==> inputs of v33 <==
==> flow/design.v <==
module mdc (clk, rst_n, start, A, B, out, done);
input clk, rst_n, start;
input [7:0] A, B;
output reg [7:0] out;
output reg done;
reg [1:0] state;
reg [7:0] A_aux, B_aux;
localparam IDLE = 2'b00;
localparam SUBTRACT = 2'b01;
localparam FINISHED = 2'b10;
always @(posedge clk or negedge rst_n) begin
    if (!rst_n) begin
        state <= IDLE;
        out <= 0;
        done <= 0;
    end else begin
        done <= 0;
        case (state)
            IDLE: begin
                state <= IDLE;
                if (start) begin
                    state <= SUBTRACT;
                    A_aux <= A;
                    B_aux <= B;
                end
            end
            SUBTRACT: begin
                state <= SUBTRACT;
                if (A_aux > B_aux)
                    A_aux <= A_aux - B_aux;
                else if (B_aux > A_aux)
                    B_aux <= B_aux - A_aux;
                else
                    state <= FINISHED;
            end
            FINISHED: begin
                state <= IDLE;
                done <= 1;
                out <= A_aux;
            end
            default: state <= IDLE;
        endcase
    end
end
endmodule
==> flow/run.sh <==
#!/bin/bash
# the make line also repeats each setting of config.mk as NAME=value (left out here)
make -C /OpenROAD-flow-scripts/flow DESIGN_CONFIG=/design/flow/config.mk WORK_HOME=/design/flow/orfs CLKGATE_MAP_FILE= finish
==> flow/config.mk <==
export PLATFORM = sky130hd
export DESIGN_NAME = mdc
export DESIGN_NICKNAME = mdc
export VERILOG_FILES = /design/flow/design.v
export SDC_FILE = /design/flow/constraint.sdc
export NUM_CORES = 4
export LEC_CHECK = 0
export ABC_AREA = 1
export CAP_MARGIN = 40
export CORE_MARGIN = 2
export CORE_UTILIZATION = 68
export CTS_BUF_LIST = sky130_fd_sc_hd__clkbuf_16
export CTS_CLUSTER_SIZE = 89
export GPL_TIMING_DRIVEN = 1
export HOLD_SLACK_MARGIN = 0.24
export SETUP_SLACK_MARGIN = -0.12
export SLEW_MARGIN = 20
==> flow/constraint.sdc <==
create_clock -name core_clock -period 1.76 [get_ports {clk}]
set_input_delay 0.3520 -clock core_clock [delete_from_list [all_inputs] [get_ports {clk}]]
set_output_delay 0.3520 -clock core_clock [all_outputs]
set_load 0.01 [all_outputs]
==> v2: changes against v33 <==
ABC_AREA = unset   (was 1)
CAP_MARGIN = 20   (was 40)
CORE_UTILIZATION = 59   (was 68)
CTS_CLUSTER_SIZE = unset   (was 89)
GPL_TIMING_DRIVEN = unset   (was 1)
HOLD_SLACK_MARGIN = unset   (was 0.24)
SETUP_SLACK_MARGIN = unset   (was -0.12)
==> flow/constraint.sdc (replaced) <==
create_clock -name core_clock -period 1.86 [get_ports {clk}]
set_input_delay 0.3720 -clock core_clock [delete_from_list [all_inputs] [get_ports {clk}]]
set_output_delay 0.3720 -clock core_clock [all_outputs]
set_load 0.01 [all_outputs]
==> qor summary <==
| metric | v33 | v2 |
|---|---|---|
| Total die area | 3210 sq um | 3830 sq um |
| Result of the run | did not finish | did not finish |
| Failing step | clock tree synthesis | global routing |
| Initial cell density of the core | 70.3% | 60.3% |
| Area of the synthesized netlist per yosys stat | 1890 sq um | 1980 sq um |
| Aoi/oai-family share of the synthesized area | 6.89% | 20.2% |
| Ys cells | 246 | 205 |
| Dpl cells | 332 | 312 |
| Worst-case setup slack after placement | -0.326 ns | -0.334 ns |
| Die height | 56.7 um | 61.9 um |
| Count leader, synth | sky130_fd_sc_hd__nand2_1 | sky130_fd_sc_hd__inv_1 |
| Cell count after synthesis | 246 | 205 |
| Dpl hpwl | 3840 um | 4300 um |
| Width of the die | 56.7 um | 61.9 um |
| Share of synthesized area spent on multiplexers | 0% | 5.69% |
| Area fraction in and, or, nand and nor cells after synthesis | 27.0% | 14.6% |
| Placed inst area | 2460 sq um | 2680 sq um |
| Mapped Avg Cell Area | 7.68 sq um | 9.66 sq um |
| Cell Rows | 19 | 21 |
| Placeable core area | 2690 sq um | 3280 sq um |
| Post-synthesis sequential area ratio | 41.4% | 39.5% |
| Synth cell types | 20 | 38 |
| Weighted congestion at the end of routability-driven global placement | 0.915 | 0.947 |
| Synth Net Count | 283 | 242 |
| Post-synthesis instance area | 1890 sq um | 1980 sq um |
| Xor and xnor fraction of the mapped netlist area | 1.86% | 0.885% |
